==> flow/design.v (excerpt) <==
module Hq2x #(parameter LENGTH = 16, parameter HALF_DEPTH = 1, parameter DWIDTH = HALF_DEPTH ? 11 : 23)
(
	input             clk,
	input             ce_in,
	input  [DWIDTH:0] inputpixel,
	input             mono,
	input             disable_hq2x,
	input             reset_frame,
	input             reset_line,
	input             ce_out,
	input       [1:0] read_y,
	input             hblank,
	output [DWIDTH:0] outpixel
);
Size: ~7000 cells after synthesis, ~2800 flip-flops, about 120000 um2 of cells after synthesis.
Settings: LEC_CHECK=0, ABC_AREA=0, CAP_MARGIN=15, CELL_PAD_IN_SITES_DETAIL_PLACEMENT=2, CELL_PAD_IN_SITES_GLOBAL_PLACEMENT=0, CORE_ASPECT_RATIO=0.98, CORE_MARGIN=10, CORE_UTILIZATION=22, CTS_CLUSTER_DIAMETER=110, GPL_ROUTABILITY_DRIVEN=0, GPL_TIMING_DRIVEN=0, HOLD_SLACK_MARGIN=0.28, MAX_ROUTING_LAYER=met4, MIN_ROUTING_LAYER=met2, PLACE_DENSITY_LB_ADDON=0.15, SLEW_MARGIN=15, TNS_END_PERCENT=90; clock period 4.25 ns.
run.sh (not shown) runs the stock make flow with config.mk's settings and CLKGATE_MAP_FILE=.
The baseline finished with antenna violations, negative setup slack left.
Rerun with:
ABC_AREA = unset   (was 0)
CAP_MARGIN = 5   (was 15)
CELL_PAD_IN_SITES_DETAIL_PLACEMENT = unset   (was 2)
CELL_PAD_IN_SITES_GLOBAL_PLACEMENT = unset   (was 0)
CORE_ASPECT_RATIO = unset   (was 0.98)
CORE_MARGIN = 2   (was 10)
CORE_UTILIZATION = 72   (was 22)
CTS_CLUSTER_DIAMETER = unset   (was 110)
GPL_ROUTABILITY_DRIVEN = unset   (was 0)
GPL_TIMING_DRIVEN = unset   (was 0)
HOLD_SLACK_MARGIN = unset   (was 0.28)
MAX_ROUTING_LAYER = unset   (was met4)
MIN_ROUTING_LAYER = unset   (was met2)
PLACE_DENSITY = 0.37   (was unset)
PLACE_DENSITY_LB_ADDON = unset   (was 0.15)
SLEW_MARGIN = 20   (was 15)
TNS_END_PERCENT = unset   (was 90)
clock period = 4.01 ns   (was 4.25 ns; I/O delays follow)
This time the run finished with negative setup slack left.
Synthesized cell count stays the same.
Routed wire length goes down by 8.4%.
Sequential power goes up by about 5%.
Rerun with:
ABC_AREA = 1   (was unset)
CAP_MARGIN = 40   (was 5)
PLACE_DENSITY = 0.6   (was 0.37)
clock period = 4.69 ns   (was 4.01 ns; I/O delays follow)
After rerunning:
- The changed run completed and failed the layout checks on negative setup slack
- design area went up by about 2.2%
- wire length goes down by 3.2%
- count of clock-buffer cells in the layout is lower by 4
- worst setup slack improved by 1.4 ns
Rerun with:
CAP_MARGIN = 20   (was 40)
CORE_UTILIZATION = 68   (was 72)
clock period = 5.39 ns   (was 4.69 ns; I/O delays follow)
=> The new run reached the layout checks and failed them: negative setup slack. Cell count fell by 1.7%. Die size came out higher by 5.8%. Wire length went down by 7.6%. Core utilization goes down by 6.8 points.
Rerun with:
ABC_AREA = unset   (was 1)
CORE_UTILIZATION = 67   (was 68)
PLACE_DENSITY = unset   (was 0.6)
clock period = 4.01 ns   (was 5.39 ns; I/O delays follow)
=> The changed run reached the layout checks and failed them: negative setup slack; clock skew barely changes; clock-buffer cell count came out lower by 19; total power rose by 34%; setup slack gets worse by 1.7 ns; fmax decreases by 6.0%; sequential share of layout area came out lower by 0.57 points; flip-flop count is unchanged.
Rerun with:
ABC_AREA = 1   (was unset)
CAP_MARGIN = 40   (was 20)
CORE_UTILIZATION = 72   (was 67)
CTS_CLUSTER_DIAMETER = 396   (was unset)
CTS_CLUSTER_SIZE = 17   (was unset)
PLACE_DENSITY = 0.6   (was unset)
SETUP_SLACK_MARGIN = -0.3   (was unset)
The new run completed, yet does not pass: negative setup slack; clock-buffer cell count goes down by 78; critical path depth goes up by 8; sequential power goes down by about 1%; worst setup slack is better by 0.52 ns.


before:
Starting RTL as in the previous note.
clock: 4.6 ns
lec_check: 0
abc_area: 0
cap_margin: 15
cell_pad_in_sites_detail_placement: 0
core_aspect_ratio: 1.15
core_margin: 2
core_utilization: 72
cts_cluster_diameter: 360
cts_cluster_size: 24
gpl_routability_driven: 1
max_routing_layer: met5
min_routing_layer: met1
setup_slack_margin: -0.33
slew_margin: 20
tns_end_percent: 75
Complete run, failing final checks: before, reason setup timing.
Changes in after relative to before:
Settings: PLACE_DENSITY: unset -> 0.35; GPL_ROUTABILITY_DRIVEN: 1 -> unset; CTS_CLUSTER_DIAMETER: 360 -> unset; CORE_ASPECT_RATIO: 1.15 -> unset; MAX_ROUTING_LAYER: met5 -> unset; TNS_END_PERCENT: 75 -> unset; SETUP_SLACK_MARGIN: -0.33 -> -0.4; CAP_MARGIN: 15 -> 40; CTS_CLUSTER_SIZE: 24 -> unset; MIN_ROUTING_LAYER: met1 -> unset; ABC_AREA: 0 -> unset; CELL_PAD_IN_SITES_DETAIL_PLACEMENT: 0 -> unset; the clock period (ns, I/O delays scaled along): 4.6 -> 4.01.
[summary]
after ran in full, but the layout does not pass; the checks complain about setup timing. The maximum root-to-sink buffer count in after was higher than what before gave. Cell area reported after detailed placement: after vs before up 0.0010 mm^2. In the metrics for after and before, the one carrying the lower total track usage is before. Of after and before, the lower ratio of final minimum period to clock period belongs to before. Relative to before, the maximum frequency measured on after has decreased by a few percent. For largest net degree at the start of global routing, dividing the value from before by the value from after gives 0.846. NOTE count of clock buffers in the final design before->after increased by more than half.


Hq2x again, from the RTL that the note above started with.
Settings: LEC_CHECK=0, ABC_AREA=1, CAP_MARGIN=20, CORE_MARGIN=2, CORE_UTILIZATION=70, CTS_CLUSTER_SIZE=17, PLACE_DENSITY=0.6, SLEW_MARGIN=20; clock period 4.49 ns.
The first run completed, yet does not pass: negative setup slack.
Change:
--- a/flow/config.mk
+++ b/flow/config.mk
@@ -8 +7,0 @@
-export ABC_AREA = 1
@@ -11,3 +10,3 @@
-export CORE_UTILIZATION = 70
-export CTS_CLUSTER_SIZE = 17
-export PLACE_DENSITY = 0.6
+export CORE_UTILIZATION = 72
+export PLACE_DENSITY_LB_ADDON = 0.0
+export SETUP_SLACK_MARGIN = 1.25
Effect:
- The new run produced a layout that fails on negative setup slack
- die area went down by 4.2%
- routed wire length came out higher by 11%
- area after synthesis is lower by 1.5%
- clock power went up by about 3%
- clock skew fell by 17 ps
- worst hold slack is better by 27 ps
- cell area goes down by 2.0%
- synthesized cell count fell by 33%
- total power fell by 1.2%
Change:
--- a/flow/config.mk
+++ b/flow/config.mk
@@ -10,3 +10,2 @@
-export CORE_UTILIZATION = 72
-export PLACE_DENSITY_LB_ADDON = 0.0
-export SETUP_SLACK_MARGIN = 1.25
+export CORE_UTILIZATION = 45
+export PLACE_DENSITY = 0.6
==> flow/constraint.sdc (replaced) <==
create_clock -name core_clock -period 7.21 [get_ports {clk}]
set_input_delay 1.4420 -clock core_clock [delete_from_list [all_inputs] [get_ports {clk}]]
set_output_delay 1.4420 -clock core_clock [all_outputs]
set_load 0.01 [all_outputs]
Outcome:
- This time the run passed the timing, design-rule and antenna checks
- combinational power drops by 61%
- synthesized area stays the same
- wire length drops by 26%
Change:
--- a/flow/config.mk
+++ b/flow/config.mk
@@ -10 +10 @@
-export CORE_UTILIZATION = 45
+export CORE_UTILIZATION = 62
==> flow/constraint.sdc (replaced) <==
create_clock -name core_clock -period 7.03 [get_ports {clk}]
set_input_delay 1.4060 -clock core_clock [delete_from_list [all_inputs] [get_ports {clk}]]
set_output_delay 1.4060 -clock core_clock [all_outputs]
set_load 0.01 [all_outputs]
Setup slack improves by 18 ps; count of clock-buffer cells in the layout climbs by 5; routed wire length climbs by 0.93%; final cell count drops by 8.7%; area after synthesis stays the same; flip-flop count does not change; via count climbs by 1.7%; fmax climbs by 3.0%.
Change:
--- a/flow/config.mk
+++ b/flow/config.mk
@@ -10 +10,2 @@
-export CORE_UTILIZATION = 62
+export CORE_UTILIZATION = 65
+export MAX_ROUTING_LAYER = met4
==> flow/constraint.sdc (replaced) <==
create_clock -name core_clock -period 6.31 [get_ports {clk}]
set_input_delay 1.2620 -clock core_clock [delete_from_list [all_inputs] [get_ports {clk}]]
set_output_delay 1.2620 -clock core_clock [all_outputs]
set_load 0.01 [all_outputs]
What happened: Utilization is higher by 4.5 points; design area went up slightly; sequential share of layout area shrinks by 0.84 points; combinational power went up by a quarter to a third; routed wire length hardly moves; clock power rises by about a fifth; global-route usage goes up by 2.3 points; maximum frequency rose by a little under a tenth; total power rose by about a fifth.
Change:
--- a/flow/config.mk
+++ b/flow/config.mk
@@ -10,2 +10 @@
-export CORE_UTILIZATION = 65
-export MAX_ROUTING_LAYER = met4
+export CORE_UTILIZATION = 45
==> flow/constraint.sdc (replaced) <==
create_clock -name core_clock -period 4.5 [get_ports {clk}]
set_input_delay 0.9000 -clock core_clock [delete_from_list [all_inputs] [get_ports {clk}]]
set_output_delay 0.9000 -clock core_clock [all_outputs]
set_load 0.01 [all_outputs]
The new run reached the layout checks and failed them: negative setup slack.
Utilization goes down by 20 points.
Synthesized area is unchanged.
Power goes up by about 50%.
Wire length goes up by 3.4%.
Worst setup slack is worse by 1600 ps.
Non-clock buffer count goes up by 637.
First-iteration DRC count goes down by 25%.


Hq2x again, from the RTL that the note above started with.
make LEC_CHECK=0 ABC_AREA=1 CAP_MARGIN=20 CORE_ASPECT_RATIO=1.32 CORE_MARGIN=2 CORE_UTILIZATION=72 CTS_CLUSTER_DIAMETER=258 CTS_CLUSTER_SIZE=10 PLACE_DENSITY=0.4 SETUP_SLACK_MARGIN=0.52 SLEW_MARGIN=40 finish   # period 4.01 ns
The baseline finished but fails on setup timing.
==> next run, changes <==
CAP_MARGIN = 0   (was 20)
CORE_ASPECT_RATIO = not set   (was 1.32)
CTS_CLUSTER_DIAMETER = not set   (was 258)
PLACE_DENSITY = not set   (was 0.4)
PLACE_DENSITY_LB_ADDON = 0.09   (was not set)
SETUP_SLACK_MARGIN = not set   (was 0.52)
SLEW_MARGIN = 20   (was 40)
clock period = 4.69 ns   (was 4.01 ns; I/O delays follow)
Effect: The changed run finished but fails on setup timing. Core utilization goes down by 1.8 points. Die area is about the same. Clock-buffer cell count goes up by 19. Worst hold slack improved by 0.056 ns. Synthesized cell count stays the same. Area after synthesis is unchanged. Setup slack improved by 0.68 ns. Final cell count goes down by a few percent.
==> next run, changes <==
ABC_AREA = not set   (was 1)
CAP_MARGIN = 20   (was 0)
CORE_UTILIZATION = 45   (was 72)
CTS_CLUSTER_SIZE = not set   (was 10)
PLACE_DENSITY = 0.6   (was not set)
PLACE_DENSITY_LB_ADDON = not set   (was 0.09)
clock period = 8.0 ns   (was 4.69 ns; I/O delays follow)
Now the flow passed the timing, design-rule and antenna checks.
Via count fell by a quarter to a third.
Sequential share of layout area rose by 4.0 points.
Routed wire length fell by about a fifth.
Die size rose by well over a third.
Critical path depth fell by 13.
Worst hold slack improved by 0.026 ns.
Utilization fell by 35 points.
Power fell by well over a third.
Final area fell by a few percent.
Synthesized area fell slightly.
Flip-flop count stays the same.
==> next run, changes <==
CORE_UTILIZATION = 24   (was 45)
CTS_CLUSTER_DIAMETER = 62   (was not set)
MAX_ROUTING_LAYER = met4   (was not set)
PLACE_DENSITY = not set   (was 0.6)
SETUP_SLACK_MARGIN = 1.64   (was not set)
TNS_END_PERCENT = 10   (was not set)
After rerunning:
- The changed run passed the timing, design-rule and antenna checks
- routed wire length climbs by a few percent
- worst setup slack gets better by 0.86 ns
- count of clock-buffer cells in the layout drops by 17
- die area climbs by well over a third
- critical path depth climbs by 5
Power figures rest on the tool's default switching activity, not on a simulated workload.
